## CPU
module CPU(
    input               clk         ,
    input               rstn        ,
    input               rf_dcp_rd   ,
    input [4:0]         rf_addr     ,
    output reg [31:0]   rf_out      ,
    output [7:0]        imem_addr   ,
    input [31:0]        imem_rdata  ,
    output [7:0]        dmem_addr   ,
    output [31:0]       dmem_wdata  ,
    output              dmem_we     ,
    input [31:0]        dmem_rdata  ,
    output              stop
    );
Size in the first run: ~150 I/O pins, about 0.078 sq mm of cells after synthesis.
export LEC_CHECK = 0
export ABC_AREA = 1
export CAP_MARGIN = 20
export CORE_ASPECT_RATIO = 1.55
export CORE_MARGIN = 2
export CORE_UTILIZATION = 40
export GPL_TIMING_DRIVEN = 0
export HOLD_SLACK_MARGIN = 0.16
export MAX_ROUTING_LAYER = met4
export MIN_ROUTING_LAYER = met2
export PLACE_DENSITY_LB_ADDON = 0.16
export SLEW_MARGIN = 20
export TNS_END_PERCENT = 95
create_clock -name core_clock -period 10.5 [get_ports {clk}]
run.sh (not shown) runs the stock make flow with config.mk's settings and CLKGATE_MAP_FILE=.
The starting point did not get past global routing (GRT-0116).
Edit:
==> flow/config.mk (replaced) <==
export PLATFORM = sky130hd
export DESIGN_NAME = CPU
export DESIGN_NICKNAME = CPU
export VERILOG_FILES = /design/flow/design.v
export SDC_FILE = /design/flow/constraint.sdc
export NUM_CORES = 4
export LEC_CHECK = 0
export CAP_MARGIN = 20
export CORE_MARGIN = 2
export CORE_UTILIZATION = 61
export SLEW_MARGIN = 20
==> flow/constraint.sdc (replaced) <==
create_clock -name core_clock -period 8.28 [get_ports {clk}]
set_input_delay 1.6560 -clock core_clock [delete_from_list [all_inputs] [get_ports {clk}]]
set_output_delay 1.6560 -clock core_clock [all_outputs]
set_load 0.01 [all_outputs]
Effect:
- The changed run ran to the end with no violations
- die area shrinks by 35%
- synthesized area shrinks by 0.83%
- synthesized cell count shrinks by 23%
Edit:
--- a/flow/config.mk
+++ b/flow/config.mk
@@ -9,3 +9,6 @@
 export CORE_MARGIN = 2
 export CORE_UTILIZATION = 61
+export CTS_CLUSTER_DIAMETER = 27
+export CTS_CLUSTER_SIZE = 14
+export SETUP_SLACK_MARGIN = 1.82
 export SLEW_MARGIN = 20
==> flow/constraint.sdc (replaced) <==
create_clock -name core_clock -period 6.87 [get_ports {clk}]
set_input_delay 1.3740 -clock core_clock [delete_from_list [all_inputs] [get_ports {clk}]]
set_output_delay 1.3740 -clock core_clock [all_outputs]
set_load 0.01 [all_outputs]
The new run finished but failed the layout checks on negative setup slack; core utilization goes up by 10 points; die area stays the same; via count goes up by 15%; combinational power goes up by 49%; final cell count goes up by 8.2%; global-route usage goes up by 8.7 points; area after synthesis stays the same.
Edit:
--- a/flow/config.mk
+++ b/flow/config.mk
@@ -8,7 +8,4 @@
 export CAP_MARGIN = 20
 export CORE_MARGIN = 2
-export CORE_UTILIZATION = 61
-export CTS_CLUSTER_DIAMETER = 27
-export CTS_CLUSTER_SIZE = 14
-export SETUP_SLACK_MARGIN = 1.82
+export CORE_UTILIZATION = 40
 export SLEW_MARGIN = 20
==> flow/constraint.sdc (replaced) <==
create_clock -name core_clock -period 10.2 [get_ports {clk}]
set_input_delay 2.0400 -clock core_clock [delete_from_list [all_inputs] [get_ports {clk}]]
set_output_delay 2.0400 -clock core_clock [all_outputs]
set_load 0.01 [all_outputs]
Result: This time the run produced a clean layout; die area came out higher by 52%; critical path depth drops by 6; cell count rises by 0.69%; wire length shrinks by 11%; cell area decreases by 12%.


== run 1 ==
CPU again, from the RTL that the note above started with.
Settings: LEC_CHECK=0, ABC_AREA=0, CAP_MARGIN=20, CORE_MARGIN=5, CORE_UTILIZATION=55, PLACE_DENSITY_LB_ADDON=0.07, SETUP_SLACK_MARGIN=-0.82, SLEW_MARGIN=15; clock period 15.8 ns.
No stage failed in run 1, and the final checks on the layout all came back clean.
Edits applied to the flow inputs when going from run 1 to run 2:
Settings: SETUP_SLACK_MARGIN changed from -0.82 to 1.82; PLACE_DENSITY_LB_ADDON removed (was 0.07); SLEW_MARGIN changed from 15 to 20; CORE_MARGIN changed from 5 to 2; CORE_UTILIZATION changed from 55 to 57; ABC_AREA removed (was 0); the clock period (ns, I/O delays scaled along) changed from 15.8 to 6.87.
--- outcome ---
Run 2 had finished all stages when the layout checks came back failing, citing negative setup slack.
Measured against each other, run 2 and run 1 differ in fraction of met3 tracks used by global routing, the lower figure coming from run 2.
Lower non-clock buffer count goes to run 1 over run 2.
The count of library flops with an enable pin was comparable across run 2 and run 1.
## Diff of input files: run 3 against run 2
Settings: clearing SETUP_SLACK_MARGIN, which used to be 1.82; swapping 57 for 70 in CORE_UTILIZATION; putting PLACE_DENSITY_LB_ADDON at 0.25 where nothing was set; swapping 6.87 for 6.51 in the clock period (ns, I/O delays scaled along).
Results
- Number of cells after detailed placement ends up lower on run 3.
- Count of state elements after synthesis came out exactly the same in run 3 and run 2.
- Quantity of gates resized following cts in run 3 is 5 above run 2.
- Run 3 vs run 2: final weighted congestion in routability-driven placement up in run 3
- Row setup slack after placement: run 3 higher / run 2 lower
- The area after detailed placement of run 2 and that of run 3 are within noise of each other.
- Cmp run 3 and run 2 / site row count / higher: run 2
- When the final numbers for run 3 and run 2 were put side by side, the chip width turned out to be greater in run 2.
- Run 3 is listed as incomplete: the tool reported an error in global routing (5_1_grt) and the run ended there.


oak:
Starting RTL as in the previous note.
Settings: LEC_CHECK=0, ABC_AREA=1, CAP_MARGIN=20, CELL_PAD_IN_SITES_GLOBAL_PLACEMENT=1, CORE_ASPECT_RATIO=1.19, CORE_MARGIN=10, CORE_UTILIZATION=66, CTS_CLUSTER_SIZE=74, GPL_ROUTABILITY_DRIVEN=0, GPL_TIMING_DRIVEN=0, HOLD_SLACK_MARGIN=0.26, PLACE_DENSITY=0.58, SLEW_MARGIN=25, TNS_END_PERCENT=60; clock period 13.7 ns.
oak did not finish: a tool error stopped it during global placement without I/O.
## Diff of input files: pine against oak
- removing GPL_TIMING_DRIVEN (formerly 0)
- changing CORE_UTILIZATION from 66 to 40
- removing GPL_ROUTABILITY_DRIVEN (formerly 0)
- removing CELL_PAD_IN_SITES_GLOBAL_PLACEMENT (formerly 1)
- removing ABC_AREA (formerly 1)
- removing TNS_END_PERCENT (formerly 60)
- removing CTS_CLUSTER_SIZE (formerly 74)
- setting SETUP_SLACK_MARGIN to 1.66 for the first time
- removing PLACE_DENSITY (formerly 0.58)
- changing CORE_MARGIN from 10 to 2
- removing HOLD_SLACK_MARGIN (formerly 0.26)
- removing CORE_ASPECT_RATIO (formerly 1.19)
- changing SLEW_MARGIN from 25 to 20
- changing the clock period (ns, I/O delays scaled along) from 13.7 to 10.2
==> results <==
Of oak and pine, only oak fails to reach the end of the flow.
Flow for oak halted at global placement without I/O, error code GPL-0301.
Site row count (pine vs. oak) increases by more than 10%
Changes observed in pine relative to oak: fraction of registers with async set/reset essentially unchanged, die area increased 49%, synthesized area divided by synthesized cell count increased 2.4 um2, count of library flops with an enable pin essentially unchanged, synthesized area decreased 650 um2.
When pine is set beside oak, its fraction of the core area occupied by cells at floorplan turns out to be 26 points smaller.
Re vertical die dimension: oak was lower than pine.
Here is what was changed in the inputs of birch compared with pine.
- a change of CORE_UTILIZATION from 40 to 62
- an added CTS_CLUSTER_SIZE of 98
- a deleted SETUP_SLACK_MARGIN that had been 1.66
- a change of the clock period (ns, I/O delays scaled along) from 10.2 to 5.73
--- outcome ---
Although it ran to completion, birch produced a layout that fails the final checks because of setup timing.
Tap cell count: birch < pine
NOTE TritonCTS buffer count pine->birch decreased by a few percent
Flip-flop and latch share of the layout cell area was lower in birch than in pine.
Diff pine -> birch: routed length on met2 now sits lower; share of the core filled with cells in the final layout now sits higher; final area now sits higher; flip-flop and latch area now sits at about the same level.
Re port buffer count: no difference whatsoever between pine and birch.
--- input diff birch..maple ---
- CORE_UTILIZATION: 62 -> 40
- CTS_CLUSTER_SIZE: 98 -> unset
- the clock period (ns, I/O delays scaled along): 5.73 -> 10.5
[summary]
- Having completed the whole flow, maple delivered a layout that passed the timing, DRC and antenna checks.
- Compared with birch, power density over the cells in maple decreased by more than a quarter.
- Summary: with birch as the reference, TritonCTS buffer count in maple moved up by a little under 10%.
- Worst setup slack: lower on birch
- Relative to birch, the horizontal die dimension of maple is higher by about 24%.
- Delta (maple minus birch): switching share of power -0.62 points, total internal power -about 47%, routed wire length -about 3.3%.
- From birch to maple the numbers moved as follows: fraction of the cycle the final worst path needs shrank by 37 points, area added between synthesis and finish went down, slew at the pin with the worst max-slew slack lost 130 ps.
diff inputs: maple => cedar
- putting PLACE_DENSITY_LB_ADDON at 0.16 where nothing was set
- putting CORE_ASPECT_RATIO at 1.55 where nothing was set
- putting MAX_ROUTING_LAYER at met4 where nothing was set
- swapping 40 for 35 in CORE_UTILIZATION
- putting GPL_TIMING_DRIVEN at 0 where nothing was set
- putting CTS_CLUSTER_DIAMETER at 27 where nothing was set
- putting TNS_END_PERCENT at 50 where nothing was set
- putting GPL_ROUTABILITY_DRIVEN at 0 where nothing was set
- putting CTS_CLUSTER_SIZE at 57 where nothing was set
- putting MIN_ROUTING_LAYER at met2 where nothing was set
- putting ABC_AREA at 1 where nothing was set
==> comparison <==
Summary of maple and cedar: one run falls short of a clean finish, namely cedar.
cedar: it failed with a tool error in global routing, so there are no final results.
When cedar is measured against maple, its number of buffer cells added on primary ports turns out 1 lower.
As of cedar, width of the die had fallen by more than 10% compared to maple.
Summary — post-CTS resize count, cedar relative to maple: higher, by 4.
Power is estimated from default activity; no workload was simulated.
